==> flow/run.sh <==
#!/bin/bash
# the make line also repeats each setting of config.mk as NAME=value (left out here)
make -C /OpenROAD-flow-scripts/flow DESIGN_CONFIG=/design/flow/config.mk WORK_HOME=/design/flow/orfs CLKGATE_MAP_FILE= finish
==> flow/config.mk <==
export PLATFORM = sky130hd
export DESIGN_NAME = fft_4
export DESIGN_NICKNAME = fft_4
export VERILOG_FILES = /design/flow/design.v
export SDC_FILE = /design/flow/constraint.sdc
export NUM_CORES = 4
export LEC_CHECK = 0
export ABC_AREA = 1
export CAP_MARGIN = 5
export CELL_PAD_IN_SITES_DETAIL_PLACEMENT = 2
export CELL_PAD_IN_SITES_GLOBAL_PLACEMENT = 1
export CORE_ASPECT_RATIO = 0.56
export CORE_MARGIN = 2
export CORE_UTILIZATION = 49
export CTS_CLUSTER_DIAMETER = 304
export CTS_CLUSTER_SIZE = 35
export GPL_ROUTABILITY_DRIVEN = 0
export HOLD_SLACK_MARGIN = 0.13
export MAX_ROUTING_LAYER = met4
export MIN_ROUTING_LAYER = met1
export SLEW_MARGIN = 15
export TNS_END_PERCENT = 75
==> flow/constraint.sdc <==
create_clock -name core_clock -period 3.5 [get_ports {clk}]
set_input_delay 0.7000 -clock core_clock [delete_from_list [all_inputs] [get_ports {clk}]]
set_output_delay 0.7000 -clock core_clock [all_outputs]
set_load 0.01 [all_outputs]
==> flow/design.v <==
`timescale 1ns / 1ps
module fft_4(
        input               clk,
        input               rst_n,
        input wire signed [ 15:0]                   x0_real, 
        input wire signed [ 15:0]                   x0_imag,
        input wire signed [ 15:0]                   x1_real,
        input wire signed [ 15:0]                   x1_imag,
        input wire signed [ 15:0]                   x2_real,
        input wire signed [ 15:0]                   x2_imag,
        input wire signed [ 15:0]                   x3_real,
        input wire signed [ 15:0]                   x3_imag,
        output reg signed [ 15:0]                   X0_real,
        output reg signed [ 15:0]                   X0_imag,
        output reg signed [ 15:0]                   X1_real,
        output reg signed [ 15:0]                   X1_imag,            
        output reg signed [ 15:0]                   X2_real,
        output reg signed [ 15:0]                   X2_imag,
        output reg signed [ 15:0]                   X3_real,
        output reg signed [ 15:0]                   X3_imag
    );
parameter W4_0_real = 16'h7FFF; 
parameter W4_0_imag = 16'h0000;
parameter W4_1_real = 16'h0000;
parameter W4_1_imag = 16'h8000; 
parameter W4_2_real = 16'h8000; 
parameter W4_2_imag = 16'h0000; 
parameter W4_3_real = 16'h0000;   
parameter W4_3_imag = 16'h7FFF; 
        reg signed [ 15:0]              s0_real;
        reg signed [ 15:0]              s0_imag;
        reg signed [ 15:0]              s1_real;
        reg signed [ 15:0]              s1_imag;
        reg signed [ 15:0]              s2_real;
        reg signed [ 15:0]              s2_imag;
        reg signed [ 15:0]              s3_real;
        reg signed [ 15:0]              s3_imag;
        reg signed [ 15:0]              r0_real;
        reg signed [ 15:0]              r0_imag;
        reg signed [ 15:0]              r1_real;
        reg signed [ 15:0]              r1_imag;
        reg signed [ 15:0]              r2_real;
        reg signed [ 15:0]              r2_imag;
        reg signed [ 15:0]              r3_real;
        reg signed [ 15:0]              r3_imag;       
always @(posedge clk or negedge rst_n) begin
    if(!rst_n)begin
        s0_real     <=      'h0;
        s0_imag     <=      'h0;      
        s1_real     <=      'h0;
        s1_imag     <=      'h0;
        s2_real     <=      'h0;
        s2_imag     <=      'h0;
        s3_real     <=      'h0;
        s3_imag     <=      'h0;
    end
    else begin
        s0_real     <=      x0_real + x1_real;
        s0_imag     <=      x0_imag + x1_imag;
        s1_real     <=      x0_real - x1_real;
        s1_imag     <=      x0_imag - x1_imag;  
        s2_real     <=      x2_real + x3_real;
        s2_imag     <=      x2_imag + x3_imag;
        s3_real     <=      x2_real - x3_real;
        s3_imag     <=      x2_imag - x3_imag;
    end
end
always@(posedge clk or negedge rst_n)begin
    if (!rst_n)begin
        r0_real     <=      'h0;      
        r0_imag     <=      'h0;
        r1_real     <=      'h0;
        r1_imag     <=      'h0;
        r2_real     <=      'h0;
        r2_imag     <=      'h0;
        r3_real     <=      'h0;
        r3_imag     <=      'h0;
    end
    else begin
        r0_real     <=      s0_real + s2_real;
        r0_imag     <=      s0_imag + s2_imag;
        r2_real     <=      s0_real - s2_real;
        r2_imag     <=      s0_imag - s2_imag;
        r1_real     <=      s1_real + s3_imag;
        r1_imag     <=      s1_imag - s3_real;
        r3_real     <=      s1_real - s3_imag;
        r3_imag     <=      s1_imag + s3_real;
    end
end
always@(posedge clk or negedge rst_n)begin
    if (!rst_n)begin
        X0_real    <=       'b0;    
        X0_imag    <=       'b0; 
        X1_real    <=       'b0; 
        X1_imag    <=       'b0; 
        X2_real    <=       'b0; 
        X2_imag    <=       'b0; 
        X3_real    <=       'b0; 
        X3_imag    <=       'b0;
    end
    else begin
        X0_real    <=       r0_real;
        X0_imag    <=       r0_imag;
        X1_real    <=       r1_real;
        X1_imag    <=       r1_imag;
        X2_real    <=       r2_real;
        X2_imag    <=       r2_imag;
        X3_real    <=       r3_real;
        X3_imag    <=       r3_imag;
        end
end
endmodule
==> results_slide.txt, run 1 <==
Physical Implementation Snapshot

Synthesis
  – Top cell area share: 38.0%
  – Fraction of registers with async set/reset: 100%
  – Syn Nets: 3639
  – Top cells, area: dfrtp_1 (38%), nand2_1 (16%), ha_1 (12%)
  – Mapped Area: 24500 sq um
  – Yosys Warn Count: 1
  – Seq share, synth: 38.0%
  – Dominant comb cell: simple AND/OR/NAND/NOR gates
  – Cell type with the largest total area: dfrtp_1
  – Simple share: 27.0%
  – Post-synth EDFFs: 0
  – Most frequent cells after synthesis: nand2_1 (1055), inv_1 (594), dfrtp_1 (372)
  – Yosys aoi share: 4.52%
  – Yosys adder share: 13.6%
  – Netlist cell types: 29
  – Synth Instances: 3253
  – Synth Area per Inst: 7.54 sq um
  – Flops out of synthesis: 372
  – Number of cells in Yosys stat: 3253
  – Chip Area, Yosys: 24500 sq um
  – MUX share of area: 0%
  – Most used flip-flop cell: dfrtp_1
  – Xor/xnor share: 4.29%
  – Synth top cell by count: nand2_1

Die
  – Die Span X: 303 um
  – Die height: 171 um
  – Pre-Place Util: 49.5%
  – Core footprint: 49500 sq um
  – I/O Pins: 258
  – Rows: 61
  – Die Size: 51900 sq um

Run status
  – First Err: [ERROR DPL-0033] detailed placement checks failed during check placement.
  – Exit stage: 3_5_place_dp
  – Status: stopped before the end

Place
  – I/O Buffers: 257
stage by stage:
step | hold WS [ns] | std cells | setup WS (ns) | power (mW) | area (sq um)
after global placement | 0.331 | 4085 | 0.742 | 15.1 | 27300
after floorplan | 0.331 | 3253 | 1.50 | 11.7 | 24500
==> run 2: changes to the inputs <==
- ABC_AREA: 1 -> not set
- CAP_MARGIN: 5 -> 20
- CELL_PAD_IN_SITES_DETAIL_PLACEMENT: 2 -> not set
- CELL_PAD_IN_SITES_GLOBAL_PLACEMENT: 1 -> not set
- CORE_ASPECT_RATIO: 0.56 -> not set
- CORE_UTILIZATION: 49 -> 40
- CTS_CLUSTER_DIAMETER: 304 -> not set
- CTS_CLUSTER_SIZE: 35 -> not set
- GPL_ROUTABILITY_DRIVEN: 0 -> not set
- HOLD_SLACK_MARGIN: 0.13 -> not set
- MAX_ROUTING_LAYER: met4 -> not set
- MIN_ROUTING_LAYER: met1 -> not set
- SLEW_MARGIN: 15 -> 20
- TNS_END_PERCENT: 75 -> not set
- clock period: 3.5 -> 3.43 ns (I/O delays scaled with it)
==> run 2 against run 1 <==
- the run now finishes clean
- die area is 4.7% higher
- synthesized cell count shrank 36%
- area after synthesis is 14% lower
==> results_slide.txt, run 2 <==
Key Metrics from the Run

Route
  – Wire per inst: 17.5 um
  – DR iter-0 viols: 961
  – DRT antenna net count: 0
  – Via count: 15407
  – Routed wire length: 53300 um
  – First-pass iteration count of the detailed router: 7
  – Post-route DRC: 0
  – Drt via density: 5.06

Clocking
  – Clock sinks: 372
  – Hold_buf cts: 0
  – CTS tree: yes
  – Root Buffer: clkbuf_16
  – Htree depth: 2
  – Clk slew on worst S/H paths: 0.06 ns
  – Setup Buffers After CTS: 0
  – # resized after CTS: 0
  – Max Root-Sink Buffers: 3
  – Late-Pin Clk Latency: 0.56 ns
  – CTS Buf Count: 41

Synthesis
  – MUX share of area: 0.101% (+0.10 points)
  – Netlist cell types: 80 (+180%)
  – Most used flip-flop cell: dfrtp_1
  – Simple share: 10.3% (-17 points)
  – Most frequent cells after synthesis: dfrtp_1 (372), ha_1 (240), inv_1 (220)
  – Fraction of registers with async set/reset: 100% (unchanged)
  – Synth Area per Inst: 10.0 sq um (+33%)
  – Top cells, area: dfrtp_1 (44%), ha_1 (14%), xnor2_1 (6.8%)
  – Post-synth EDFFs: 0 (unchanged)
  – Seq share, synth: 44.3% (+6.4 points)
  – Dominant comb cell: adder cells
  – Xor/xnor share: 8.67% (+4.4 points)
  – Synth Instances: 2093 (-36%)
  – Yosys adder share: 15.8% (+2.3 points)
  – Top cell area share: 44.3% (+6.4 points)
  – Syn Nets: 2479 (-32%)
  – Mapped Area: 21000 sq um (-14%)
  – Flops out of synthesis: 372 (unchanged)
  – Yosys Warn Count: 1 (unchanged)
  – Number of cells in Yosys stat: 2093 (-36%)
  – Yosys aoi share: 15.2% (+11 points)
  – Chip Area, Yosys: 21000 sq um (-14%)
  – Synth top cell by count: dfrtp_1
  – Cell type with the largest total area: dfrtp_1

Power
  – P_clk: 4.65 mW
  – Cell-internal power: 12.7 mW
  – Seq pwr share: 35.6%
  – Comb. pwr: 7.84 mW
  – Total Power: 19.4 mW
  – P_seq: 6.90 mW
  – Combinational power share: 40.4%
  – Leakage: 11.7 nW
  – Switching pwr: 6.70 mW
  – Largest power group: combinational cells
  – Switching Fraction: 34.5%
  – Clock power frac: 24.0%
  – Power Dens Cells: 753 nW/um^2
  – IR drop worst, VDD: 0.416 mV

Global routing
  – First-pass GRT wire length: 83400 um
  – Vias in the first global route: 15553
  – Grt ovf: 0
  – Gr usage total: 19.7%
  – Antenna violations before repair: 3
  – Largest net degree at the start of global routing: 83

Final timing
  – Post-layout period usage: 83.0%
  – Worst slew pin tran: 0.709 ns
  – Final Max Slew Viols: 0
  – Setup_tns: 0 ns
  – Final worst-path setup slack: 0.582 ns
  – Hold_ws: 0.108 ns
  – Fmax: 351 MHz
  – RSZ-0062 raised after global routing: false
  – Clock Skew: 0.0152 ns
  – Worst slew margin: 52.4%
  – Fin. Hold Viols: 0
  – Finish-stage setup viols: 0
  – Min Tclk post-route: 2.85 ns

Min path
  – Path type of the worst min-delay path: primary input to asynchronous set/reset pin

Critical path
  – Max incr delay on CP: 0.57 ns
  – Crit-path cells: clkdlybuf4s50_1 -> inv_1 -> ha_1 -> nor2b_1 -> o21ai_1 -> o211a_1 -> a211o_1 -> o41ai_1 -> o21ai_1 -> xnor2_1
  – Most used cell, CP: o21ai_1
  – Critical path data required time: 3.85 ns
  – Crit path buffers/inverters: 2
  – CP Data Arrival Time: 3.27 ns
  – Critical path capture point type: flip-flop
  – Stages on worst setup path: 10
  – Crit path capture: s0_real[15]
  – RR Endpoint: r3_real[12]
  – Worst path top cell family by delay: AND-OR/OR-AND gates
  – Worst r2r src: s0_real[0]
  – CP max stage cell: clkdlybuf4s50_1
  – Crit path max fanout: 4
  – Startpoint class of the critical path: primary input
  – R2r worst-path depth: 10
  – Critical path class: primary input to flip-flop
  – Reg2Reg Setup Slack: 0.63 ns
  – Start point of the critical path: x1_real[1]

Die
  – Rows: 83 (+36%)
  – Die Span X: 233 um (-23%)
  – Core footprint: 51600 sq um (+4.2%)
  – I/O Pins: 258 (unchanged)
  – Die Size: 54400 sq um (+4.7%)
  – Pre-Place Util: 40.7% (-8.8 points)
  – Die height: 233 um (+36%)

Layout
  – Post-Layout Cell Count: 3044
  – Final #Nets: 2716
  – Layout fillers: 4803
  – Area delta synth->final: 22.6%

Place
  – Final HPWL DP: 41900 um
  – Placed cells: 2967
  – Worst slack at placement: 0.0420 ns
  – I/O Buffers: 257 (unchanged)
  – GPL Wtd Cong: 0.934

Run
  – Tool warnings: 146
  – Max Cap Viol: 0

Run status
  – Status: complete, no violations
==> run 2: metrics by stage <==
step | instance area [sq um] | util [%]
floorplan | 21000 | -
global placement | 24300 | 47.1
detailed placement | 24300 | 47.1
CTS | 25700 | 49.9
global route | 25700 | 49.9
finish | 25700 | 49.9
==> run 2: metal layers <==
| layer | GRT usage [%] | routed length (um) | up-vias |
|---|---|---|---|
| met5 | 0 | 0 | - |
| met4 | 6.77 | 1650 | 0 |
| met3 | 2.76 | 2190 | 91 |
| met2 | 32.3 | 25100 | 377 |
| met1 | 26.6 | 24300 | 7446 |
| li1 | - | - | 7493 |
==> run 2: area by class of cell <==
| cell class | count | area, sq um | share of cell area, % |
|---|---|---|---|
| repair buffers | 274 | 2760 | 10.7 |
| inverters | 230 | 863 | 3.35 |
| clock buffers | 50 | 1160 | 4.52 |
| flip-flops and latches | 372 | 9310 | 36.2 |
| diodes | 3 | 7.51 | 0.0292 |
| clock inverters | 24 | 287 | 1.11 |
| well taps | 680 | 851 | 3.30 |
| multi-input cells | 1411 | 10500 | 40.8 |
==> run 3: changes to the inputs <==
- CAP_MARGIN: 20 -> 0
- CORE_UTILIZATION: 40 -> 71
- CTS_CLUSTER_DIAMETER: not set -> 25
- CTS_CLUSTER_SIZE: not set -> 55
- MIN_ROUTING_LAYER: not set -> met1
- PLACE_DENSITY: not set -> 0.64
- SLEW_MARGIN: 20 -> 25
- TNS_END_PERCENT: not set -> 45
- clock period: 3.43 -> 2.7 ns (I/O delays scaled with it)
==> run 3 against run 2 <==
- the flow now stops in 5_1_grt
- synthesized cell count is the same
- die area shrank 43%
- area after synthesis is the same
==> results_slide.txt, run 3 <==
Physical Implementation Snapshot

Synthesis
  – Seq share, synth: 44.3% (unchanged)
  – Flops out of synthesis: 372 (unchanged)
  – Netlist cell types: 80 (unchanged)
  – Syn Nets: 2479 (unchanged)
  – Yosys adder share: 15.8% (unchanged)
  – Chip Area, Yosys: 21000 sq um (unchanged)
  – Most used flip-flop cell: dfrtp_1
  – Post-synth EDFFs: 0 (unchanged)
  – Dominant comb cell: adder cells
  – Cell type with the largest total area: dfrtp_1
  – Xor/xnor share: 8.67% (unchanged)
  – Simple share: 10.3% (unchanged)
  – MUX share of area: 0.101% (unchanged)
  – Most frequent cells after synthesis: dfrtp_1 (372), ha_1 (240), inv_1 (220)
  – Yosys Warn Count: 1 (unchanged)
  – Synth top cell by count: dfrtp_1
  – Top cells, area: dfrtp_1 (44%), ha_1 (14%), xnor2_1 (6.8%)
  – Mapped Area: 21000 sq um (unchanged)
  – Synth Area per Inst: 10.0 sq um (unchanged)
  – Number of cells in Yosys stat: 2093 (unchanged)
  – Synth Instances: 2093 (unchanged)
  – Fraction of registers with async set/reset: 100% (unchanged)
  – Top cell area share: 44.3% (unchanged)
  – Yosys aoi share: 15.2% (unchanged)

Place
  – Worst slack at placement: -0.455 ns (-0.497 ns)
  – Final HPWL DP: 43600 um (+4.2%)
  – GPL Wtd Cong: 1.04 (+11%)
  – I/O Buffers: 257 (unchanged)

Clocking
  – CTS Buf Count: 84 (+100%)
  – Max Root-Sink Buffers: 3 (unchanged)
  – Root Buffer: clkbuf_16
  – Htree depth: 3 (+1)
  – Clock sinks: 372 (unchanged)

Global routing
  – Gr usage total: 89.1%
  – Grt ovf: 535

Die
  – Die Size: 31000 sq um (-43%)
  – Die Span X: 176 um (-25%)
  – Pre-Place Util: 72.6% (+32 points)
  – Core footprint: 28900 sq um (-44%)
  – Die height: 176 um (-25%)
  – Rows: 62 (-25%)
  – I/O Pins: 258 (unchanged)

Run status
  – First Err: [ERROR GRT-0116] Global routing finished with congestion. Check the congestion regions in the DRC Viewer.
  – Status: stopped before the end
  – Exit stage: 5_1_grt
run 3: repair_timing:
item / 4_1_cts
pin swaps: 4
hold endpoints to repair: 57
endpoints found under the setup margin: 27
resized: 28
setup buffers: 2
hold buffers: 1
run 3: routing by layer:
metal  global-route usage [%]  overflow
met5                     37.0         1
met4                     97.1       225
met3                     78.6        10
met2                      102       292
met1                     86.2         7
run 3: through the flow:
stage / instance area, sq um / util (%) / std cells / setup TNS, ns
after floorplan: 21000 / - / 2093 / 0
after global placement: 25100 / 86.8 / 2828 / -6.19
after detailed placement: 25100 / 86.8 / 2828 / -10.79
after CTS: 28200 / 97.6 / 2985 / 0
==> run 4: changes to the inputs <==
- CAP_MARGIN: 0 -> 20
- CORE_UTILIZATION: 71 -> 40
- CTS_CLUSTER_DIAMETER: 25 -> not set
- CTS_CLUSTER_SIZE: 55 -> not set
- MIN_ROUTING_LAYER: met1 -> not set
- PLACE_DENSITY: 0.64 -> not set
- SETUP_SLACK_MARGIN: not set -> 0.57
- SLEW_MARGIN: 25 -> 20
- TNS_END_PERCENT: 45 -> not set
- clock period: 2.7 -> 2.97 ns (I/O delays scaled with it)
==> run 4 against run 3 <==
- the run now finishes clean
- synthesized cell count stayed put
- die area is 75% higher
- area after synthesis stayed put
==> results_slide.txt, run 4 <==
Key Metrics from the Run

Die
  – Pre-Place Util: 40.7% (-32 points)
  – Rows: 83 (+34%)
  – I/O Pins: 258 (unchanged)
  – Die height: 233 um (+32%)
  – Die Span X: 233 um (+32%)
  – Core footprint: 51600 sq um (+78%)
  – Die Size: 54400 sq um (+75%)

Synthesis
  – Top cell area share: 44.3% (unchanged)
  – Yosys aoi share: 15.2% (unchanged)
  – Xor/xnor share: 8.67% (unchanged)
  – Flops out of synthesis: 372 (unchanged)
  – Seq share, synth: 44.3% (unchanged)
  – Top cells, area: dfrtp_1 (44%), ha_1 (14%), xnor2_1 (6.8%)
  – Cell type with the largest total area: dfrtp_1
  – Yosys Warn Count: 1 (unchanged)
  – Synth top cell by count: dfrtp_1
  – Syn Nets: 2479 (unchanged)
  – Mapped Area: 21000 sq um (unchanged)
  – Number of cells in Yosys stat: 2093 (unchanged)
  – Synth Instances: 2093 (unchanged)
  – Post-synth EDFFs: 0 (unchanged)
  – Simple share: 10.3% (unchanged)
  – Chip Area, Yosys: 21000 sq um (unchanged)
  – Fraction of registers with async set/reset: 100% (unchanged)
  – Netlist cell types: 80 (unchanged)
  – Most used flip-flop cell: dfrtp_1
  – MUX share of area: 0.101% (unchanged)
  – Dominant comb cell: adder cells
  – Synth Area per Inst: 10.0 sq um (unchanged)
  – Yosys adder share: 15.8% (unchanged)
  – Most frequent cells after synthesis: dfrtp_1 (372), ha_1 (240), inv_1 (220)

Power
  – Seq pwr share: 33.9%
  – Comb. pwr: 10.0 mW
  – Combinational power share: 42.2%
  – Power Dens Cells: 851 nW/um^2
  – Largest power group: combinational cells
  – Cell-internal power: 15.4 mW
  – P_seq: 8.01 mW
  – IR drop worst, VDD: 0.600 mV
  – Switching Fraction: 34.8%
  – Leakage: 12.6 nW
  – Clock power frac: 23.9%
  – P_clk: 5.66 mW
  – Switching pwr: 8.24 mW

Route
  – Wire per inst: 17.6 um
  – DRT antenna net count: 0
  – Via count: 16046
  – DR top layer: met4
  – Met1 WL: 25000 um
  – Met3 wire length: 2090 um
  – Metal2 WL: 27100 um
  – Post-route DRC: 0
  – Routed wire length: 56000 um
  – DR iter-0 viols: 871
  – Drt via density: 5.03
  – First-pass iteration count of the detailed router: 5

Run
  – Tool warnings: 149
  – Max Cap Viol: 0

Final timing
  – Final worst-path setup slack: 0.516 ns
  – Hold_ws: 0.0364 ns
  – Fin. Hold Viols: 0
  – Finish-stage setup viols: 0
  – Min Tclk post-route: 2.45 ns
  – Fmax: 407 MHz
  – Final Max Slew Viols: 0
  – Worst slew pin tran: 0.742 ns
  – RSZ-0062 raised after global routing: true
  – Post-layout period usage: 82.6%
  – Clock Skew: 0.0161 ns
  – Worst slew margin: 50.5%

Clocking
  – Clock sinks: 372 (unchanged)
  – CTS tree: yes
  – Clk slew on worst S/H paths: 0.07 ns
  – Max Root-Sink Buffers: 3 (unchanged)
  – Late-Pin Clk Latency: 0.57 ns
  – Htree depth: 2 (-1)
  – Root Buffer: clkbuf_16
  – CTS Buf Count: 42 (-50%)

Layout
  – Final core occ: 53.9%
  – Layout fillers: 4564
  – Area delta synth->final: 32.4%
  – Post-Layout Inst Area: 27800 sq um
  – Final #Nets: 2860

Place
  – GPL Wtd Cong: 0.895 (-14%)
  – Final HPWL DP: 42800 um (-2.0%)
  – Placement Cell Area: 25200 sq um (+0.28%)
  – Worst slack at placement: -0.139 ns (+0.316 ns)
  – I/O Buffers: 257 (unchanged)

Critical path
  – Max incr delay on CP: 0.46 ns
  – Start point of the critical path: s3_imag[0]
  – Worst path top cell family by delay: AND-OR/OR-AND gates
  – CP Data Arrival Time: 2.93 ns
  – Critical path class: flip-flop to flip-flop
  – Crit path max fanout: 4
  – Worst r2r src: s3_imag[0]
  – Crit path capture: r3_real[10]
  – Startpoint class of the critical path: flip-flop
  – Crit-path cells: ha_4 -> fa_2 -> nor2b_4 -> o31a_1 -> or4_4 -> a31oi_4 -> buf_4 -> o21bai_1 -> a21oi_2 -> xnor2_1
  – RR Endpoint: r3_real[10]
  – Critical path capture point type: flip-flop
  – R2r worst-path depth: 10
  – Critical path data required time: 3.45 ns
  – Crit path buffers/inverters: 1
  – Reg2Reg Setup Slack: 0.52 ns
  – CP max stage cell: dfrtp_2
  – Stages on worst setup path: 10

Global routing
  – Gr usage total: 20.3%
  – First-pass GRT wire length: 86200 um
  – Grt ovf: 0
  – Vias in the first global route: 16212
  – Antenna violations before repair: 2
  – Largest net degree at the start of global routing: 84

Run status
  – Status: complete, no violations

Min path
  – Path type of the worst min-delay path: primary input to asynchronous set/reset pin
## run 4: final cells by class
cell class	instances	area [sq um]	area share, %
diodes	2	5.00	0.0180
clock buffers	52	1190	4.29
repair buffers	417	3910	14.0
clock inverters	25	344	1.24
well taps	680	851	3.06
flip-flops and latches	372	9320	33.5
multi-input cells	1411	11300	40.7
inverters	230	876	3.15
## run 4: timing repair
item	4_1_cts	5_1_grt
gates resized	62	114
pin swaps	33	70
setup buffers	18	20
endpoints found under the setup margin	40	77
hold buffers	0	0
## run 4: metrics by stage
step	total power [mW]	TNS [ns]	std cells
after floorplan	13.3	0	2093
after global placement	17.3	-0.504	3072
after detailed placement	17.4	-0.987	3072
after CTS	23.5	0	3167
after global routing	25.2	0	3189
final	23.7	0	3189
## run 4: per-layer routing
metal  vias up  track usage [%]
met2       316             33.9
met5         -                0
met1      7856             26.8
met4         0             7.11
met3        95             3.10
li1       7779                -
==> run 5: changes to the inputs <==
- CORE_UTILIZATION: 40 -> 65
- CTS_CLUSTER_DIAMETER: not set -> 337
- SETUP_SLACK_MARGIN: 0.57 -> -0.2
- clock period: 2.97 -> 2.75 ns (I/O delays scaled with it)
==> run 5 against run 4 <==
- the layout now fails its checks (negative setup slack)
- routed wire length is 1.3% higher
- maximum frequency fell by 14%
- non-clock buffer count rose by 17
- global-route usage is 13 points higher
- flip-flop count did not move
- sequential share of layout area rose by 1.7 points
- register-to-register slack got worse by 0.61 ns
- first-iteration DRC count grew 83%
- largest cell class unchanged
==> results_slide.txt, run 5 <==
Key Metrics from the Run

Synthesis
  – Flops out of synthesis: 372 (unchanged)
  – Yosys adder share: 15.8% (unchanged)
  – Synth top cell by count: dfrtp_1
  – MUX share of area: 0.101% (unchanged)
  – Simple share: 10.3% (unchanged)
  – Mapped Area: 21000 sq um (unchanged)
  – Synth Instances: 2093 (unchanged)
  – Most used flip-flop cell: dfrtp_1
  – Dominant comb cell: adder cells
  – Number of cells in Yosys stat: 2093 (unchanged)
  – Top cell area share: 44.3% (unchanged)
  – Seq share, synth: 44.3% (unchanged)
  – Cell type with the largest total area: dfrtp_1
  – Netlist cell types: 80 (unchanged)
  – Most frequent cells after synthesis: dfrtp_1 (372), ha_1 (240), inv_1 (220)
  – Syn Nets: 2479 (unchanged)
  – Top cells, area: dfrtp_1 (44%), ha_1 (14%), xnor2_1 (6.8%)
  – Yosys Warn Count: 1 (unchanged)
  – Xor/xnor share: 8.67% (unchanged)
  – Fraction of registers with async set/reset: 100% (unchanged)
  – Synth Area per Inst: 10.0 sq um (unchanged)
  – Chip Area, Yosys: 21000 sq um (unchanged)
  – Post-synth EDFFs: 0 (unchanged)
  – Yosys aoi share: 15.2% (unchanged)

Route
  – Routed wire length: 56700 um (+1.3%)
  – DR iter-0 viols: 1592 (+83%)
  – Post-route DRC: 0 (unchanged)
  – First-pass iteration count of the detailed router: 7 (+2)
  – Via count: 17014 (+6.0%)
  – Drt via density: 5.83 (+16%)
  – Wire per inst: 19.4 um (+11%)
  – DRT antenna net count: 0 (unchanged)

Critical path
  – Stages on worst setup path: 9 (-1)
  – R2r worst-path depth: 9 (-1)
  – Crit path buffers/inverters: 1 (unchanged)
  – Max incr delay on CP: 0.53 ns (+0.07 ns)
  – Critical path data required time: 3.13 ns (-0.32 ns)
  – Crit path max fanout: 4 (unchanged)
  – Crit path capture: r0_real[15]
  – Worst path top cell family by delay: AND-OR/OR-AND gates
  – Start point of the critical path: s2_real[1]
  – Startpoint class of the critical path: flip-flop
  – Crit-path cells: inv_1 -> ha_1 -> nand2b_1 -> a21oi_1 -> o21bai_1 -> a31oi_1 -> a41oi_1 -> o31ai_1 -> xnor2_1
  – Critical path capture point type: flip-flop
  – CP Data Arrival Time: 3.22 ns (+0.29 ns)
  – CP max stage cell: dfrtp_1
  – Worst r2r src: s2_real[1]
  – Reg2Reg Setup Slack: -0.09 ns (-0.61 ns)
  – RR Endpoint: r0_real[15]
  – Critical path class: flip-flop to flip-flop

Die
  – Die Span X: 184 um (-21%)
  – Pre-Place Util: 66.2% (+26 points)
  – Die Size: 33800 sq um (-38%)
  – I/O Pins: 258 (unchanged)
  – Rows: 65 (-22%)
  – Die height: 184 um (-21%)
  – Core footprint: 31700 sq um (-39%)

Power
  – Cell-internal power: 15.8 mW (+2.2%)
  – Combinational power share: 42.8% (+0.6 points)
  – IR drop worst, VDD: 0.857 mV (+43%)
  – Switching pwr: 8.66 mW (+5.1%)
  – Power Dens Cells: 924 nW/um^2 (+8.5%)
  – P_seq: 8.71 mW (+8.7%)
  – Comb. pwr: 10.5 mW (+5%)
  – Largest power group: combinational cells
  – Clock power frac: 21.5% (-2.4 points)
  – P_clk: 5.26 mW (-7.1%)
  – Leakage: 12.4 nW (-1.8%)
  – Seq pwr share: 35.7% (+1.8 points)
  – Switching Fraction: 35.5% (+0.63 points)

Run status
  – Status: complete, but fails checks
  – Violated checks: negative setup slack

Clocking
  – CTS tree: yes
  – Setup Buffers After CTS: 0 (-18)
  – Clock sinks: 372 (unchanged)
  – CTS Buf Count: 38 (-9.5%)
  – Late-Pin Clk Latency: 0.53 ns (-0.04 ns)
  – Max Root-Sink Buffers: 3 (unchanged)
  – Root Buffer: clkbuf_16
  – Htree depth: 2 (unchanged)
  – Hold_buf cts: 0 (unchanged)
  – # resized after CTS: 0 (-100%)
  – Clk slew on worst S/H paths: 0.06 ns (about the same)

Place
  – GPL Wtd Cong: 0.971 (+8.5%)
  – Final HPWL DP: 42600 um (-0.29%)
  – I/O Buffers: 257 (unchanged)
  – Placement Cell Area: 25200 sq um (-0.10%)
  – Placed cells: 2849 (-7.3%)

Global routing
  – First-pass GRT wire length: 89500 um (+3.9%)
  – Gr usage total: 33.8% (+13 points)
  – Met1 GRT Util: 41.6% (+15 points)
  – Top Usage Layer GRT: met2
  – Largest net degree at the start of global routing: 84 (unchanged)
  – GRT met3 Usage: 5.13% (+2.0 points)
  – Met2 usage: 58.3% (+24 points)
  – Grt ovf: 0 (unchanged)
  – Antenna violations before repair: 4 (+2)
  – Vias in the first global route: 17444 (+7.6%)

Layout
  – Post-Layout Inst Area: 26500 sq um (-4.9%)
  – Final #Nets: 2873 (+0.45%)
  – Post-Layout Cell Count: 2920 (-8.4%)
  – Area delta synth->final: 26.0%

Final timing
  – Post-layout period usage: 103% (+21 points)
  – Worst slew margin: 54.1% (+3.5 points)
  – Fin. Hold Viols: 0 (unchanged)
  – Final Max Slew Viols: 0 (unchanged)
  – Worst slew pin tran: 0.689 ns (-0.0527 ns)
  – Setup_tns: -0.116 ns (-0.116 ns)
  – Min Tclk post-route: 2.84 ns (+0.386 ns)
  – Finish-stage setup viols: 2 (+2)
  – Clock Skew: 0.0156 ns (-0.000515 ns)
  – Fmax: 352 MHz (-14%)
  – Hold_ws: 0.0335 ns (-0.00292 ns)
  – Final worst-path setup slack: -0.0897 ns (-0.606 ns)

Run
  – Max Cap Viol: 0 (unchanged)
  – Tool warnings: 148 (-0.67%)

Min path
  – Path type of the worst min-delay path: primary input to asynchronous set/reset pin
run 5: through the flow:
step	utilization (%)	setup WS, ns	total power, mW
2_1_floorplan	-	0.273	14.4
3_3_place_gp	79.3	-0.270	18.4
3_5_place_dp	79.3	-0.326	18.9
4_1_cts	83.4	0.0161	24.4
5_1_grt	83.4	-0.149	25.7
6_report	83.4	-0.0897	24.4
run 5: final cells by class:
type                    count  area (sq um)
multi-input cells        1411         10500
flip-flops and latches    372          9310
fillers                  1813          5260
repair buffers            434          3980
clock buffers              53          1110
inverters                 230           863
well taps                 402           503
clock inverters            15           174
diodes                      3          7.51
run 5: routing by layer:
layer	vias up	share of wire, %
met5	-	0.019
met4	2	5.3
met3	199	6.6
met2	823	49
met1	8184	39
li1	7806	-
==> run 6: changes to the inputs <==
- CORE_UTILIZATION: 65 -> 72
- CTS_CLUSTER_DIAMETER: 337 -> not set
- PLACE_DENSITY_LB_ADDON: not set -> 0.0
- SETUP_SLACK_MARGIN: -0.2 -> not set
- clock period: 2.75 -> 2.17 ns (I/O delays scaled with it)
==> run 6 against run 5 <==
- the run now fails in 4_1_cts
- area after synthesis unchanged
- synthesized cell count unchanged
- die area decreased by 9.5%
==> results_slide.txt, run 6 <==
Physical Implementation Snapshot

Run status
  – Status: stopped before the end
  – Exit stage: 4_1_cts
  – First Err: [ERROR DPL-0038] Utilization greater than 100%, impossible to legalize

Synthesis
  – Yosys aoi share: 15.2% (unchanged)
  – Fraction of registers with async set/reset: 100% (unchanged)
  – Mapped Area: 21000 sq um (unchanged)
  – Synth Instances: 2093 (unchanged)
  – Synth Area per Inst: 10.0 sq um (unchanged)
  – Most used flip-flop cell: dfrtp_1
  – Top cells, area: dfrtp_1 (44%), ha_1 (14%), xnor2_1 (6.8%)
  – Most frequent cells after synthesis: dfrtp_1 (372), ha_1 (240), inv_1 (220)
  – Flops out of synthesis: 372 (unchanged)
  – Cell type with the largest total area: dfrtp_1
  – Yosys adder share: 15.8% (unchanged)
  – Yosys Warn Count: 1 (unchanged)
  – Seq share, synth: 44.3% (unchanged)
  – Chip Area, Yosys: 21000 sq um (unchanged)
  – Netlist cell types: 80 (unchanged)
  – Simple share: 10.3% (unchanged)
  – Post-synth EDFFs: 0 (unchanged)
  – Top cell area share: 44.3% (unchanged)
  – Syn Nets: 2479 (unchanged)
  – Synth top cell by count: dfrtp_1
  – Number of cells in Yosys stat: 2093 (unchanged)
  – MUX share of area: 0.101% (unchanged)
  – Dominant comb cell: adder cells
  – Xor/xnor share: 8.67% (unchanged)

Place
  – Final HPWL DP: 52700 um (+24%)
  – GPL Wtd Cong: 1.03 (+5.7%)
  – I/O Buffers: 257 (unchanged)

Die
  – I/O Pins: 258 (unchanged)
  – Die Size: 30600 sq um (-9.5%)
  – Pre-Place Util: 73.2% (+7.0 points)
  – Core footprint: 28700 sq um (-9.5%)
  – Rows: 62 (-4.6%)
  – Die height: 175 um (-4.9%)
  – Die Span X: 175 um (-4.9%)
[run 6: per-stage QoR]
stage | utilization (%) | std cells | area, sq um | total power [mW] | worst slack (ns)
after detailed placement | 93.2 | 3027 | 26800 | 25.6 | -0.815
after global placement | 93.2 | 3027 | 26800 | 24.2 | -0.669
after floorplan | - | 2093 | 21200 | 18.3 | -0.132
==> run 7: changes to the inputs <==
- CORE_UTILIZATION: 72 -> 65
- PLACE_DENSITY_LB_ADDON: 0.0 -> not set
- clock period: 2.17 -> 2.41 ns (I/O delays scaled with it)
==> run 7 against run 6 <==
- synthesized cell count did not move
- die area rose by 11%
- area after synthesis did not move
- now fails the layout checks on negative setup slack
==> results_slide.txt, run 7 <==
Key Metrics from the Run

Run status
  – Status: complete, but fails checks
  – Violated checks: negative setup slack

Critical path
  – Max incr delay on CP: 0.46 ns
  – Start point of the critical path: s0_real[1]
  – Worst r2r src: s0_real[1]
  – Crit path max fanout: 3
  – Reg2Reg Setup Slack: -0.35 ns
  – Startpoint class of the critical path: flip-flop
  – Critical path capture point type: flip-flop
  – CP max stage cell: dfrtp_2
  – Crit-path cells: ha_1 -> nor2b_1 -> o21ai_1 -> a21oi_1 -> o41ai_1 -> buf_4 -> o21ai_1 -> a21oi_1 -> xnor2_1
  – R2r worst-path depth: 9
  – Crit path buffers/inverters: 1
  – CP Data Arrival Time: 3.21 ns
  – Critical path class: flip-flop to flip-flop
  – Worst path top cell family by delay: AND-OR/OR-AND gates
  – Stages on worst setup path: 9
  – Critical path data required time: 2.86 ns
  – RR Endpoint: r2_real[15]
  – Crit path capture: r2_real[15]

Final timing
  – Min Tclk post-route: 2.76 ns
  – Worst slew pin tran: 0.857 ns
  – Post-layout period usage: 114%
  – Worst slew margin: 42.5%
  – Clock Skew: 0.0109 ns
  – Final Max Slew Viols: 0
  – Fin. Hold Viols: 0
  – Fmax: 363 MHz
  – RSZ-0062 raised after global routing: true
  – Finish-stage setup viols: 28
  – Setup_tns: -3.87 ns
  – Final worst-path setup slack: -0.348 ns
  – Hold_ws: 0.347 ns

Clocking
  – CTS Buf Count: 38
  – Clk slew on worst S/H paths: 0.07 ns
  – Htree depth: 2
  – CTS tree: yes
  – Max Root-Sink Buffers: 3
  – Clock sinks: 372
  – Root Buffer: clkbuf_16
  – Late-Pin Clk Latency: 0.53 ns

Route
  – First-pass iteration count of the detailed router: 8
  – DRT antenna net count: 0
  – Post-route DRC: 0
  – Wire per inst: 23.6 um
  – Via count: 19472
  – Routed wire length: 72900 um
  – Drt via density: 6.30
  – DR iter-0 viols: 2396

Synthesis
  – Yosys adder share: 15.8% (unchanged)
  – Simple share: 10.3% (unchanged)
  – Yosys Warn Count: 1 (unchanged)
  – MUX share of area: 0.101% (unchanged)
  – Most used flip-flop cell: dfrtp_1
  – Chip Area, Yosys: 21000 sq um (unchanged)
  – Top cell area share: 44.3% (unchanged)
  – Synth Instances: 2093 (unchanged)
  – Cell type with the largest total area: dfrtp_1
  – Dominant comb cell: adder cells
  – Number of cells in Yosys stat: 2093 (unchanged)
  – Synth top cell by count: dfrtp_1
  – Flops out of synthesis: 372 (unchanged)
  – Xor/xnor share: 8.67% (unchanged)
  – Fraction of registers with async set/reset: 100% (unchanged)
  – Yosys aoi share: 15.2% (unchanged)
  – Most frequent cells after synthesis: dfrtp_1 (372), ha_1 (240), inv_1 (220)
  – Netlist cell types: 80 (unchanged)
  – Seq share, synth: 44.3% (unchanged)
  – Top cells, area: dfrtp_1 (44%), ha_1 (14%), xnor2_1 (6.8%)
  – Mapped Area: 21000 sq um (unchanged)
  – Post-synth EDFFs: 0 (unchanged)
  – Syn Nets: 2479 (unchanged)
  – Synth Area per Inst: 10.0 sq um (unchanged)

Power
  – Switching Fraction: 38.0%
  – Combinational power share: 47.0%
  – Leakage: 13.4 nW
  – Largest power group: combinational cells
  – Power Dens Cells: 1080 nW/um^2
  – Switching pwr: 11.6 mW
  – Cell-internal power: 18.9 mW
  – Comb. pwr: 14.4 mW
  – Seq pwr share: 33.1%
  – IR drop worst, VDD: 1.12 mV
  – P_seq: 10.1 mW
  – P_clk: 6.09 mW
  – Clock power frac: 19.9%

Place
  – Placed cells: 2984 (-1.4%)
  – I/O Buffers: 257 (unchanged)
  – Final HPWL DP: 45300 um (-14%)
  – GPL Wtd Cong: 0.981 (-4.4%)
  – Placement Cell Area: 26200 sq um (-2.3%)

Global routing
  – Grt ovf: 0
  – Vias in the first global route: 19041
  – Antenna violations before repair: 6
  – Largest net degree at the start of global routing: 76
  – Gr usage total: 38.1%
  – First-pass GRT wire length: 100000 um

Min path
  – Hold path startpoint: r2_real[6]
  – Hold depth: 0
  – Hold Path End: X2_real[6]
  – Path type of the worst min-delay path: flip-flop to flip-flop

Die
  – Pre-Place Util: 66.2% (-7.0 points)
  – Rows: 65 (+4.8%)
  – Die height: 184 um (+5.1%)
  – I/O Pins: 258 (unchanged)
  – Die Span X: 184 um (+5.1%)
  – Core footprint: 31700 sq um (+11%)
  – Die Size: 33800 sq um (+11%)

Layout
  – Final #Nets: 3045
  – Post-Layout Inst Area: 28400 sq um
  – Area delta synth->final: 35.3%
  – Post-Layout Cell Count: 3092

Run
  – Max Cap Viol: 0
  – Tool warnings: 150
-- run 7: metrics by stage --
stage / setup slack (ns) / power [mW] / util (%)
5_1_grt: -0.318 / 31.8 / 89.6
3_5_place_dp: -0.612 / 22.2 / 82.5
4_1_cts: -0.0980 / 28.8 / 87.5
6_report: -0.348 / 30.6 / 89.6
2_1_floorplan: 0.000584 / 16.4 / -
3_3_place_gp: -0.539 / 21.5 / 82.5
-- run 7: per-layer routing --
layer | routed length [um] | global-route usage (%)
met1 | 25100 | 45.8
met2 | 34500 | 65.8
met3 | 7020 | 6.24
met4 | 6180 | 20.7
met5 | 0 | 0
-- run 7: cell type report --
class | instances | area [sq um]
Timing Repair Buffer | 606 | 5290
Clock buffer | 56 | 1150
Tap cell | 402 | 503
Fill cell | 1371 | 3290
Multi-Input combinational cell | 1411 | 11200
Antenna cell | 5 | 12.5
Clock inverter | 10 | 113
Sequential cell | 372 | 9320
Inverter | 230 | 866
-- run 7: timing repair --
item,4_1_cts,5_1_grt
buffers inserted,15,22
hold buffers,1,0
hold endpoints to repair,44,0
endpoints found under the setup margin,41,83
resized,58,107
pin swaps,34,61
==> run 8: changes to the inputs <==
- CORE_UTILIZATION: 65 -> 68
- CTS_CLUSTER_SIZE: not set -> 43
- PLACE_DENSITY_LB_ADDON: not set -> 0.05
- SETUP_SLACK_MARGIN: not set -> 0.61
- clock period: 2.41 -> 2.11 ns (I/O delays scaled with it)
==> run 8 against run 7 <==
- area after synthesis is the same
- die area shrank 4.3%
- synthesized cell count is the same
- the run now fails in 4_1_cts
==> results_slide.txt, run 8 <==
Physical Implementation Snapshot

Run status
  – Status: stopped before the end
  – Exit stage: 4_1_cts
  – First Err: [ERROR DPL-0038] Utilization greater than 100%, impossible to legalize

Place
  – I/O Buffers: 257 (unchanged)
  – GPL Wtd Cong: 1.02 (+4.1%)
  – Placement Cell Area: 28200 sq um (+7.8%)
  – Placed cells: 3074 (+3.0%)
  – Final HPWL DP: 51900 um (+15%)

Synthesis
  – Dominant comb cell: adder cells
  – Most used flip-flop cell: dfrtp_1
  – Seq share, synth: 44.3% (unchanged)
  – Yosys Warn Count: 1 (unchanged)
  – Synth Area per Inst: 10.0 sq um (unchanged)
  – Chip Area, Yosys: 21000 sq um (unchanged)
  – Yosys aoi share: 15.2% (unchanged)
  – Flops out of synthesis: 372 (unchanged)
  – MUX share of area: 0.101% (unchanged)
  – Simple share: 10.3% (unchanged)
  – Post-synth EDFFs: 0 (unchanged)
  – Xor/xnor share: 8.67% (unchanged)
  – Synth top cell by count: dfrtp_1
  – Most frequent cells after synthesis: dfrtp_1 (372), ha_1 (240), inv_1 (220)
  – Cell type with the largest total area: dfrtp_1
  – Yosys adder share: 15.8% (unchanged)
  – Mapped Area: 21000 sq um (unchanged)
  – Syn Nets: 2479 (unchanged)
  – Number of cells in Yosys stat: 2093 (unchanged)
  – Top cells, area: dfrtp_1 (44%), ha_1 (14%), xnor2_1 (6.8%)
  – Synth Instances: 2093 (unchanged)
  – Netlist cell types: 80 (unchanged)
  – Top cell area share: 44.3% (unchanged)
  – Fraction of registers with async set/reset: 100% (unchanged)

Die
  – Core footprint: 30500 sq um (-3.8%)
  – Die height: 180 um (-2.2%)
  – Die Span X: 180 um (-2.2%)
  – Die Size: 32300 sq um (-4.3%)
  – I/O Pins: 258 (unchanged)
  – Rows: 64 (-1.5%)
  – Pre-Place Util: 68.8% (+2.6 points)
-- run 8: metrics by stage --
stage,setup slack (ns),TNS [ns]
global placement,-0.715,-42.84
detailed placement,-0.858,-55.79
floorplan,-0.171,-0.740
==> run 9: changes to the inputs <==
- CORE_UTILIZATION: 68 -> 70
- PLACE_DENSITY_LB_ADDON: 0.05 -> 0.0
- SETUP_SLACK_MARGIN: 0.61 -> -0.12
==> run 9 against run 8 <==
- the run again fails in 4_1_cts
- area after synthesis stayed put
- synthesized cell count stayed put
- die area is 2.8% lower
==> results_slide.txt, run 9 <==
Physical Implementation Snapshot

Die
  – Die Size: 31400 sq um (-2.8%)
  – Die height: 177 um (-1.4%)
  – Rows: 63 (-1.6%)
  – I/O Pins: 258 (unchanged)
  – Core footprint: 29600 sq um (-3.1%)
  – Die Span X: 177 um (-1.4%)
  – Pre-Place Util: 71.1% (+2.2 points)

Place
  – Final HPWL DP: 51800 um (-0.21%)
  – Worst slack at placement: -0.821 ns (+0.0368 ns)
  – I/O Buffers: 257 (unchanged)
  – GPL Wtd Cong: 1.08 (+5.5%)

Synthesis
  – Xor/xnor share: 8.67% (unchanged)
  – Most frequent cells after synthesis: dfrtp_1 (372), ha_1 (240), inv_1 (220)
  – Syn Nets: 2479 (unchanged)
  – Post-synth EDFFs: 0 (unchanged)
  – Synth Instances: 2093 (unchanged)
  – Top cells, area: dfrtp_1 (44%), ha_1 (14%), xnor2_1 (6.8%)
  – Yosys aoi share: 15.2% (unchanged)
  – Cell type with the largest total area: dfrtp_1
  – MUX share of area: 0.101% (unchanged)
  – Synth Area per Inst: 10.0 sq um (unchanged)
  – Mapped Area: 21000 sq um (unchanged)
  – Top cell area share: 44.3% (unchanged)
  – Most used flip-flop cell: dfrtp_1
  – Dominant comb cell: adder cells
  – Number of cells in Yosys stat: 2093 (unchanged)
  – Chip Area, Yosys: 21000 sq um (unchanged)
  – Yosys Warn Count: 1 (unchanged)
  – Simple share: 10.3% (unchanged)
  – Yosys adder share: 15.8% (unchanged)
  – Synth top cell by count: dfrtp_1
  – Netlist cell types: 80 (unchanged)
  – Fraction of registers with async set/reset: 100% (unchanged)
  – Seq share, synth: 44.3% (unchanged)
  – Flops out of synthesis: 372 (unchanged)

Run status
  – Exit stage: 4_1_cts
  – First Err: [ERROR DPL-0038] Utilization greater than 100%, impossible to legalize
  – Status: stopped before the end
-- run 9: per-stage QoR --
step | util, % | setup TNS, ns | power, mW | instances | instance area [sq um]
floorplan | - | -2.23 | 18.8 | 2093 | 21100
global placement | 91.5 | -47.42 | 25.3 | 3083 | 27100
detailed placement | 91.5 | -64.61 | 26.6 | 3083 | 27100
==> run 10: changes to the inputs <==
- CELL_PAD_IN_SITES_DETAIL_PLACEMENT: not set -> 2
- CORE_ASPECT_RATIO: not set -> 0.67
- CORE_MARGIN: 2 -> 5
- CORE_UTILIZATION: 70 -> 30
- CTS_CLUSTER_SIZE: 43 -> not set
- GPL_TIMING_DRIVEN: not set -> 1
- PLACE_DENSITY_LB_ADDON: 0.0 -> not set
- SETUP_SLACK_MARGIN: -0.12 -> 0.59
- SLEW_MARGIN: 20 -> 0
- clock period: 2.11 -> 5.2 ns (I/O delays scaled with it)
==> run 10 against run 9 <==
- the run now finishes clean
- area after synthesis stayed put
- synthesized cell count stayed put
- die area is 140% higher
==> results_slide.txt, run 10 <==
Key Metrics from the Run

Global routing
  – Antenna violations before repair: 7
  – Grt ovf: 0
  – Largest net degree at the start of global routing: 112
  – Gr usage total: 19.0%
  – First-pass GRT wire length: 112000 um
  – Vias in the first global route: 18523

Synthesis
  – Synth Area per Inst: 10.0 sq um (unchanged)
  – Yosys adder share: 15.8% (unchanged)
  – Yosys Warn Count: 1 (unchanged)
  – Seq share, synth: 44.3% (unchanged)
  – Number of cells in Yosys stat: 2093 (unchanged)
  – Cell type with the largest total area: dfrtp_1
  – Synth top cell by count: dfrtp_1
  – Simple share: 10.3% (unchanged)
  – Synth Instances: 2093 (unchanged)
  – Flops out of synthesis: 372 (unchanged)
  – Yosys aoi share: 15.2% (unchanged)
  – Dominant comb cell: adder cells
  – Netlist cell types: 80 (unchanged)
  – Most used flip-flop cell: dfrtp_1
  – Top cell area share: 44.3% (unchanged)
  – Mapped Area: 21000 sq um (unchanged)
  – Syn Nets: 2479 (unchanged)
  – Xor/xnor share: 8.67% (unchanged)
  – MUX share of area: 0.101% (unchanged)
  – Post-synth EDFFs: 0 (unchanged)
  – Chip Area, Yosys: 21000 sq um (unchanged)
  – Most frequent cells after synthesis: dfrtp_1 (372), ha_1 (240), inv_1 (220)
  – Top cells, area: dfrtp_1 (44%), ha_1 (14%), xnor2_1 (6.8%)
  – Fraction of registers with async set/reset: 100% (unchanged)

Power
  – Power Dens Cells: 522 nW/um^2
  – Clock power frac: 24.3%
  – Switching pwr: 5.06 mW
  – Comb. pwr: 5.57 mW
  – Total Power: 13.6 mW
  – P_seq: 4.71 mW
  – Cell-internal power: 8.51 mW
  – P_clk: 3.29 mW
  – Leakage: 11.7 nW
  – Combinational power share: 41.0%
  – IR drop worst, VDD: 0.233 mV
  – Seq pwr share: 34.7%
  – Switching Fraction: 37.3%
  – Largest power group: combinational cells

Clocking
  – Max Root-Sink Buffers: 3
  – Clk slew on worst S/H paths: 0.06 ns
  – Setup Buffers After CTS: 0
  – CTS Buf Count: 42
  – CTS tree: yes
  – Root Buffer: clkbuf_16
  – Late-Pin Clk Latency: 0.58 ns
  – Hold_buf cts: 0
  – Clock sinks: 372
  – Htree depth: 2
  – # resized after CTS: 0

Place
  – I/O Buffers: 257 (unchanged)
  – Placement Cell Area: 24500 sq um (-9.5%)
  – Final HPWL DP: 57700 um (+11%)
  – Placed cells: 3205 (+4.0%)
  – GPL Wtd Cong: 0.923 (-14%)

Min path
  – Hold depth: 0
  – Hold path startpoint: r1_real[8]
  – Path type of the worst min-delay path: flip-flop to flip-flop
  – Hold Path End: X1_real[8]

Die
  – I/O Pins: 258 (unchanged)
  – Core footprint: 69400 sq um (+130%)
  – Rows: 79 (+25%)
  – Die height: 227 um (+28%)
  – Die Span X: 333 um (+88%)
  – Die Size: 75500 sq um (+140%)
  – Pre-Place Util: 30.3% (-41 points)

Final timing
  – Worst slew pin tran: 0.925 ns
  – RSZ-0062 raised after global routing: false
  – Fin. Hold Viols: 0
  – Finish-stage setup viols: 0
  – Min Tclk post-route: 3.66 ns
  – Worst slew margin: 38.3%
  – Clock Skew: 0.0201 ns
  – Hold_ws: 0.340 ns
  – Post-layout period usage: 70.3%
  – Fmax: 274 MHz
  – Final Max Slew Viols: 0
  – Setup_tns: 0 ns

Run
  – Max Cap Viol: 0
  – Tool warnings: 149

Critical path
  – Reg2Reg Setup Slack: 2.22 ns
  – CP Data Arrival Time: 4.12 ns
  – R2r worst-path depth: 10
  – Worst r2r src: s1_imag[0]
  – Worst path top cell family by delay: AND-OR/OR-AND gates
  – Max incr delay on CP: 0.78 ns
  – Start point of the critical path: x1_real[2]
  – Crit path capture: s0_real[12]
  – Crit path buffers/inverters: 2
  – Startpoint class of the critical path: primary input
  – Stages on worst setup path: 10
  – Crit-path cells: clkdlybuf4s50_1 -> inv_1 -> ha_1 -> nand2b_1 -> a221oi_1 -> nor3b_1 -> o41ai_2 -> a21o_1 -> a2111oi_0 -> nor4_1
  – Critical path data required time: 5.66 ns
  – CP max stage cell: a221oi_1
  – RR Endpoint: r1_imag[14]
  – Critical path class: primary input to flip-flop
  – Critical path capture point type: flip-flop
  – Crit path max fanout: 8

Route
  – Wire per inst: 22.3 um
  – Via count: 16303
  – Drt via density: 4.97
  – Routed wire length: 73100 um
  – DR iter-0 viols: 769
  – Post-route DRC: 0
  – DRT antenna net count: 0
  – First-pass iteration count of the detailed router: 5

Layout
  – Post-Layout Inst Area: 26000 sq um
  – FF/Latch Area: 9310 sq um
  – Layout fillers: 7448
  – Area delta synth->final: 23.9%
  – Final #Nets: 2704
  – Post-Layout Cell Count: 3283
  – Comb area: 10500 sq um

Run status
  – Status: complete, no violations
[run 10: through the flow]
stage,util [%],setup slack [ns]
2_1_floorplan,-,2.23
3_3_place_gp,35.3,1.19
3_5_place_dp,35.3,1.05
4_1_cts,37.5,1.65
5_1_grt,37.5,1.45
6_report,37.5,1.54
[run 10: final cells by class]
class | instances | area share, %
multi-input combinational | 1411 | 40.4
inverter | 230 | 3.32
tap | 931 | 4.48
clock inverter | 20 | 1.13
sequential | 372 | 35.8
antenna | 1 | 0.00962
clock buffer | 57 | 4.77
timing repair buffer | 261 | 10.1
[run 10: layer usage]
layer	GRT usage (%)	vias to the layer above	share of wire [%]
met3	2.51	106	3.5
met2	32.6	333	48
met1	25.3	8391	46
li1	-	7473	-
met4	5.49	0	2.7
met5	0	-	0
==> run 11: changes to the inputs <==
- CELL_PAD_IN_SITES_DETAIL_PLACEMENT: 2 -> not set
- CORE_ASPECT_RATIO: 0.67 -> not set
- CORE_MARGIN: 5 -> 2
- CORE_UTILIZATION: 30 -> 70
- CTS_CLUSTER_SIZE: not set -> 37
- GPL_TIMING_DRIVEN: 1 -> not set
- SETUP_SLACK_MARGIN: 0.59 -> 0.41
- SLEW_MARGIN: 0 -> 20
- clock period: 5.2 -> 2.82 ns (I/O delays scaled with it)
==> run 11 against run 10 <==
- the run now fails in 5_1_grt
- area after synthesis unchanged
- die area decreased by 58%
- synthesized cell count is the same
==> results_slide.txt, run 11 <==
Physical Implementation Snapshot

Run status
  – Status: stopped before the end
  – Exit stage: 5_1_grt

Clocking
  – Clock sinks: 372 (unchanged)
  – Root Buffer: clkbuf_16
  – Hold_buf cts: 0 (unchanged)
  – Htree depth: 2 (unchanged)
  – CTS Buf Count: 38 (-9.5%)
  – Max Root-Sink Buffers: 3 (unchanged)

Place
  – GPL Wtd Cong: 1.03 (+12%)
  – I/O Buffers: 257 (unchanged)
  – Placed cells: 2795 (-13%)
  – Placement Cell Area: 24900 sq um (+1.5%)
  – Final HPWL DP: 42800 um (-26%)

Die
  – Pre-Place Util: 71.1% (+41 points)
  – Rows: 63 (-20%)
  – Die height: 177 um (-22%)
  – Die Span X: 177 um (-47%)
  – Core footprint: 29600 sq um (-57%)
  – Die Size: 31400 sq um (-58%)
  – I/O Pins: 258 (unchanged)

Synthesis
  – Top cells, area: dfrtp_1 (44%), ha_1 (14%), xnor2_1 (6.8%)
  – Post-synth EDFFs: 0 (unchanged)
  – Seq share, synth: 44.3% (unchanged)
  – Syn Nets: 2479 (unchanged)
  – Xor/xnor share: 8.67% (unchanged)
  – Most frequent cells after synthesis: dfrtp_1 (372), ha_1 (240), inv_1 (220)
  – Cell type with the largest total area: dfrtp_1
  – Number of cells in Yosys stat: 2093 (unchanged)
  – Dominant comb cell: adder cells
  – Synth Instances: 2093 (unchanged)
  – Chip Area, Yosys: 21000 sq um (unchanged)
  – Netlist cell types: 80 (unchanged)
  – Synth top cell by count: dfrtp_1
  – Simple share: 10.3% (unchanged)
  – Yosys aoi share: 15.2% (unchanged)
  – Yosys Warn Count: 1 (unchanged)
  – Top cell area share: 44.3% (unchanged)
  – Mapped Area: 21000 sq um (unchanged)
  – Yosys adder share: 15.8% (unchanged)
  – Flops out of synthesis: 372 (unchanged)
  – MUX share of area: 0.101% (unchanged)
  – Synth Area per Inst: 10.0 sq um (unchanged)
  – Fraction of registers with async set/reset: 100% (unchanged)
  – Most used flip-flop cell: dfrtp_1
[run 11: repair_timing]
| action | CTS |
|---|---|
| setup buffers | 29 |
| setup endpoints to repair | 63 |
| gates resized | 93 |
| pin swaps | 55 |
[run 11: per-stage QoR]
step           power (mW)  utilization, %  hold WS (ns)  worst slack, ns
4_1_cts              24.7            90.7        0.0895            0.244
3_5_place_dp         18.4            84.1         0.335           -0.293
3_3_place_gp         17.8            84.1         0.331           -0.184
2_1_floorplan        14.0               -         0.268            0.412
==> run 12: changes to the inputs <==
- CORE_UTILIZATION: 70 -> 66
- CTS_CLUSTER_SIZE: 37 -> 42
- SETUP_SLACK_MARGIN: 0.41 -> not set
- clock period: 2.82 -> 2.11 ns (I/O delays scaled with it)
==> run 12 against run 11 <==
- the run again fails in 5_1_grt
- synthesized cell count unchanged
- die area up 5.9%
- area after synthesis unchanged
==> results_slide.txt, run 12 <==
Physical Implementation Snapshot

Synthesis
  – Seq share, synth: 44.3% (unchanged)
  – Yosys adder share: 15.8% (unchanged)
  – Simple share: 10.3% (unchanged)
  – Yosys Warn Count: 1 (unchanged)
  – Syn Nets: 2479 (unchanged)
  – Cell type with the largest total area: dfrtp_1
  – Post-synth EDFFs: 0 (unchanged)
  – Number of cells in Yosys stat: 2093 (unchanged)
  – Synth top cell by count: dfrtp_1
  – Chip Area, Yosys: 21000 sq um (unchanged)
  – Yosys aoi share: 15.2% (unchanged)
  – Top cell area share: 44.3% (unchanged)
  – Dominant comb cell: adder cells
  – Top cells, area: dfrtp_1 (44%), ha_1 (14%), xnor2_1 (6.8%)
  – Synth Area per Inst: 10.0 sq um (unchanged)
  – Netlist cell types: 80 (unchanged)
  – Most used flip-flop cell: dfrtp_1
  – Mapped Area: 21000 sq um (unchanged)
  – Synth Instances: 2093 (unchanged)
  – Xor/xnor share: 8.67% (unchanged)
  – MUX share of area: 0.101% (unchanged)
  – Flops out of synthesis: 372 (unchanged)
  – Most frequent cells after synthesis: dfrtp_1 (372), ha_1 (240), inv_1 (220)
  – Fraction of registers with async set/reset: 100% (unchanged)

Run status
  – Status: stopped before the end
  – First Err: [ERROR GRT-0232] Routing congestion too high. Check the congestion heatmap in the GUI.
  – Exit stage: 5_1_grt

Die
  – Rows: 65 (+3.2%)
  – Die Size: 33300 sq um (+5.9%)
  – Die height: 182 um (+2.9%)
  – I/O Pins: 258 (unchanged)
  – Die Span X: 182 um (+2.9%)
  – Core footprint: 31500 sq um (+6.5%)
  – Pre-Place Util: 66.7% (-4.3 points)

Clocking
  – Htree depth: 2 (unchanged)
  – Max Root-Sink Buffers: 3 (unchanged)
  – Clock sinks: 372 (unchanged)
  – CTS Buf Count: 39 (+2.6%)
  – Root Buffer: clkbuf_16

Global routing
  – Gr usage total: 82.3%
  – Grt ovf: 174

Place
  – Placed cells: 3088 (+10%)
  – GPL Wtd Cong: 0.963 (-6.9%)
  – I/O Buffers: 257 (unchanged)
  – Final HPWL DP: 47400 um (+11%)
  – Placement Cell Area: 27200 sq um (+9.5%)
[run 12: metal layers]
metal / global-route usage (%) / GRT overflow
met1: 79.7 / 2
met2: 96.0 / 75
met3: 71.9 / 12
met4: 85.6 / 83
met5: 39.9 / 2
[run 12: per-stage QoR]
step | hold WS (ns) | worst slack [ns]
3_5_place_dp | 0.335 | -0.780
3_3_place_gp | 0.331 | -0.704
4_1_cts | 0.348 | -0.408
2_1_floorplan | 0.126 | -0.192
[run 12: timing repair]
item                                   in CTS
pin swaps                                 115
setup endpoints to repair                 126
endpoints found under the hold margin      41
resized                                   273
cloned                                      0
hold buffers                                1
setup buffers                              58
==> run 13: changes to the inputs <==
- CAP_MARGIN: 20 -> 35
- CELL_PAD_IN_SITES_DETAIL_PLACEMENT: not set -> 1
- CORE_ASPECT_RATIO: not set -> 0.64
- CORE_MARGIN: 2 -> 3
- CORE_UTILIZATION: 66 -> 62
- CTS_CLUSTER_DIAMETER: not set -> 165
- CTS_CLUSTER_SIZE: 42 -> not set
- HOLD_SLACK_MARGIN: not set -> 0.15
- MAX_ROUTING_LAYER: not set -> met5
- PLACE_DENSITY: not set -> 0.79
- clock period: 2.11 -> 3.16 ns (I/O delays scaled with it)
==> run 13 against run 12 <==
- the flow stops in 3_5_place_dp
- die area is 8.7% higher
- area after synthesis stayed put
- synthesized cell count stayed put
==> results_slide.txt, run 13 <==
Physical Implementation Snapshot

Synthesis
  – Seq share, synth: 44.3% (unchanged)
  – Mapped Area: 21000 sq um (unchanged)
  – Most frequent cells after synthesis: dfrtp_1 (372), ha_1 (240), inv_1 (220)
  – Yosys aoi share: 15.2% (unchanged)
  – Top cells, area: dfrtp_1 (44%), ha_1 (14%), xnor2_1 (6.8%)
  – Xor/xnor share: 8.67% (unchanged)
  – Synth top cell by count: dfrtp_1
  – Dominant comb cell: adder cells
  – Chip Area, Yosys: 21000 sq um (unchanged)
  – Top cell area share: 44.3% (unchanged)
  – Simple share: 10.3% (unchanged)
  – Post-synth EDFFs: 0 (unchanged)
  – Yosys adder share: 15.8% (unchanged)
  – Syn Nets: 2479 (unchanged)
  – Most used flip-flop cell: dfrtp_1
  – Fraction of registers with async set/reset: 100% (unchanged)
  – Yosys Warn Count: 1 (unchanged)
  – MUX share of area: 0.101% (unchanged)
  – Cell type with the largest total area: dfrtp_1
  – Netlist cell types: 80 (unchanged)
  – Synth Area per Inst: 10.0 sq um (unchanged)
  – Flops out of synthesis: 372 (unchanged)
  – Number of cells in Yosys stat: 2093 (unchanged)
  – Synth Instances: 2093 (unchanged)

Place
  – GPL Wtd Cong: 0.970 (+0.73%)
  – I/O Buffers: 257 (unchanged)

Die
  – Die Size: 36200 sq um (+8.7%)
  – Core footprint: 33100 sq um (+5.1%)
  – Rows: 53 (-18%)
  – Die height: 153 um (-16%)
  – Die Span X: 236 um (+29%)
  – Pre-Place Util: 63.5% (-3.3 points)
  – I/O Pins: 258 (unchanged)

Run status
  – First Err: [ERROR DPL-0033] detailed placement checks failed during check placement.
  – Status: stopped before the end
  – Exit stage: 3_5_place_dp
==> run 14: changes to the inputs <==
- CAP_MARGIN: 35 -> 20
- CELL_PAD_IN_SITES_DETAIL_PLACEMENT: 1 -> not set
- CORE_ASPECT_RATIO: 0.64 -> not set
- CORE_MARGIN: 3 -> 7
- CORE_UTILIZATION: 62 -> 40
- CTS_CLUSTER_DIAMETER: 165 -> 109
- HOLD_SLACK_MARGIN: 0.15 -> 0.13
- MAX_ROUTING_LAYER: met5 -> not set
- PLACE_DENSITY: 0.79 -> not set
- TNS_END_PERCENT: not set -> 85
- clock period: 3.16 -> 3.5 ns (I/O delays scaled with it)
==> run 14 against run 13 <==
- now clean on timing, DRC and antenna
- die area rose by 63%
- area after synthesis did not move
- synthesized cell count did not move
==> results_slide.txt, run 14 <==
Key Metrics from the Run

Synthesis
  – Fraction of registers with async set/reset: 100% (unchanged)
  – Xor/xnor share: 8.67% (unchanged)
  – Yosys adder share: 15.8% (unchanged)
  – Flops out of synthesis: 372 (unchanged)
  – Most frequent cells after synthesis: dfrtp_1 (372), ha_1 (240), inv_1 (220)
  – Yosys Warn Count: 1 (unchanged)
  – Synth Instances: 2093 (unchanged)
  – Mapped Area: 21000 sq um (unchanged)
  – Syn Nets: 2479 (unchanged)
  – Synth Area per Inst: 10.0 sq um (unchanged)
  – Synth top cell by count: dfrtp_1
  – Dominant comb cell: adder cells
  – MUX share of area: 0.101% (unchanged)
  – Yosys aoi share: 15.2% (unchanged)
  – Chip Area, Yosys: 21000 sq um (unchanged)
  – Top cell area share: 44.3% (unchanged)
  – Post-synth EDFFs: 0 (unchanged)
  – Netlist cell types: 80 (unchanged)
  – Seq share, synth: 44.3% (unchanged)
  – Top cells, area: dfrtp_1 (44%), ha_1 (14%), xnor2_1 (6.8%)
  – Cell type with the largest total area: dfrtp_1
  – Most used flip-flop cell: dfrtp_1
  – Simple share: 10.3% (unchanged)
  – Number of cells in Yosys stat: 2093 (unchanged)

Min path
  – Path type of the worst min-delay path: primary input to asynchronous set/reset pin

Power
  – Leakage: 11.6 nW
  – Largest power group: combinational cells
  – Cell-internal power: 12.1 mW
  – Comb. pwr: 7.69 mW
  – P_seq: 6.76 mW
  – IR drop worst, VDD: 0.407 mV
  – Combinational power share: 41.3%
  – Clock power frac: 22.4%
  – Seq pwr share: 36.3%
  – Power Dens Cells: 727 nW/um^2
  – P_clk: 4.16 mW

Die
  – Die Size: 59100 sq um (+63%)
  – Pre-Place Util: 40.7% (-23 points)
  – I/O Pins: 258 (unchanged)
  – Die Span X: 243 um (+3.0%)
  – Die height: 243 um (+59%)
  – Rows: 83 (+57%)
  – Core footprint: 51600 sq um (+56%)

Critical path
  – Stages on worst setup path: 10
  – CP max stage cell: clkdlybuf4s50_1
  – R2r worst-path depth: 10
  – Worst r2r src: s0_real[0]
  – Critical path data required time: 3.90 ns
  – CP Data Arrival Time: 3.34 ns
  – Critical path class: primary input to flip-flop
  – Crit path capture: s0_real[12]
  – Startpoint class of the critical path: primary input
  – Crit path buffers/inverters: 1
  – Max incr delay on CP: 0.44 ns
  – Crit-path cells: clkdlybuf4s50_1 -> ha_1 -> fa_1 -> nand2b_1 -> a221oi_1 -> nor3b_1 -> o41ai_2 -> a21o_1 -> a2111oi_0 -> nor4_1
  – Reg2Reg Setup Slack: 0.67 ns
  – Critical path capture point type: flip-flop
  – Worst path top cell family by delay: AND-OR/OR-AND gates
  – Crit path max fanout: 3
  – RR Endpoint: r3_real[14]

Final timing
  – Clock Skew: 0.00969 ns
  – Post-layout period usage: 84.0%
  – Setup_tns: 0 ns
  – Final Max Slew Viols: 0
  – Worst slew pin tran: 0.718 ns
  – Min Tclk post-route: 2.94 ns
  – Fmax: 340 MHz
  – Fin. Hold Viols: 0
  – RSZ-0062 raised after global routing: false
  – Worst slew margin: 52.2%

Clocking
  – Max Root-Sink Buffers: 3
  – # resized after CTS: 0
  – Setup Buffers After CTS: 0
  – CTS Buf Count: 41
  – Late-Pin Clk Latency: 0.54 ns
  – Clock sinks: 372
  – CTS tree: yes
  – Clk slew on worst S/H paths: 0.05 ns
  – Htree depth: 2
  – Hold_buf cts: 0

Route
  – DRT antenna net count: 0
  – Routed wire length: 54000 um
  – DR iter-0 viols: 899
  – Wire per inst: 17.8 um
  – Diodes inserted: 0
  – First-pass iteration count of the detailed router: 5
  – Via count: 15264
  – Drt via density: 5.02

Run
  – Max Cap Viol: 0
  – Tool warnings: 146

Place
  – GPL Wtd Cong: 0.892 (-8.1%)
  – Final HPWL DP: 43000 um
  – Placement Cell Area: 24300 sq um
  – I/O Buffers: 257 (unchanged)

Global routing
  – Largest net degree at the start of global routing: 91
  – Grt ovf: 0
  – First-pass GRT wire length: 86200 um

Layout
  – Final core occ: 49.6%
  – Layout fillers: 4765
  – Post-Layout Inst Area: 25600 sq um
  – Area delta synth->final: 21.9%

Run status
  – Status: complete, no violations
==> run 14: per-layer routing <==
layer	wire (um)	vias up	GRT usage (%)	part of all wire, %
met5	0	-	0	0
met4	900	0	3.82	1.7
met3	2320	57	2.98	4.3
met2	26200	358	30.7	49
met1	24500	7343	24.1	45
li1	-	7506	-	-
==> run 14: layout make-up <==
| type | count | area (sq um) | area share [%] |
|---|---|---|---|
| Clock buffer | 50 | 1090 | 4.26 |
| Clock inverter | 19 | 218 | 0.851 |
| Inverter | 230 | 863 | 3.37 |
| Multi-Input combinational cell | 1411 | 10500 | 41.1 |
| Sequential cell | 372 | 9310 | 36.4 |
| Tap cell | 680 | 851 | 3.32 |
| Timing Repair Buffer | 276 | 2760 | 10.8 |
==> run 14: through the flow <==
stage / cells / worst slack [ns]
after CTS: 3038 / 0.629
after floorplan: 2093 / 0.873
after detailed placement: 2969 / 0.0640
final: 3038 / 0.559
after global routing: 3038 / 0.439
after global placement: 2969 / 0.143
No activity file was given, so power comes from the tool's default toggle rates.
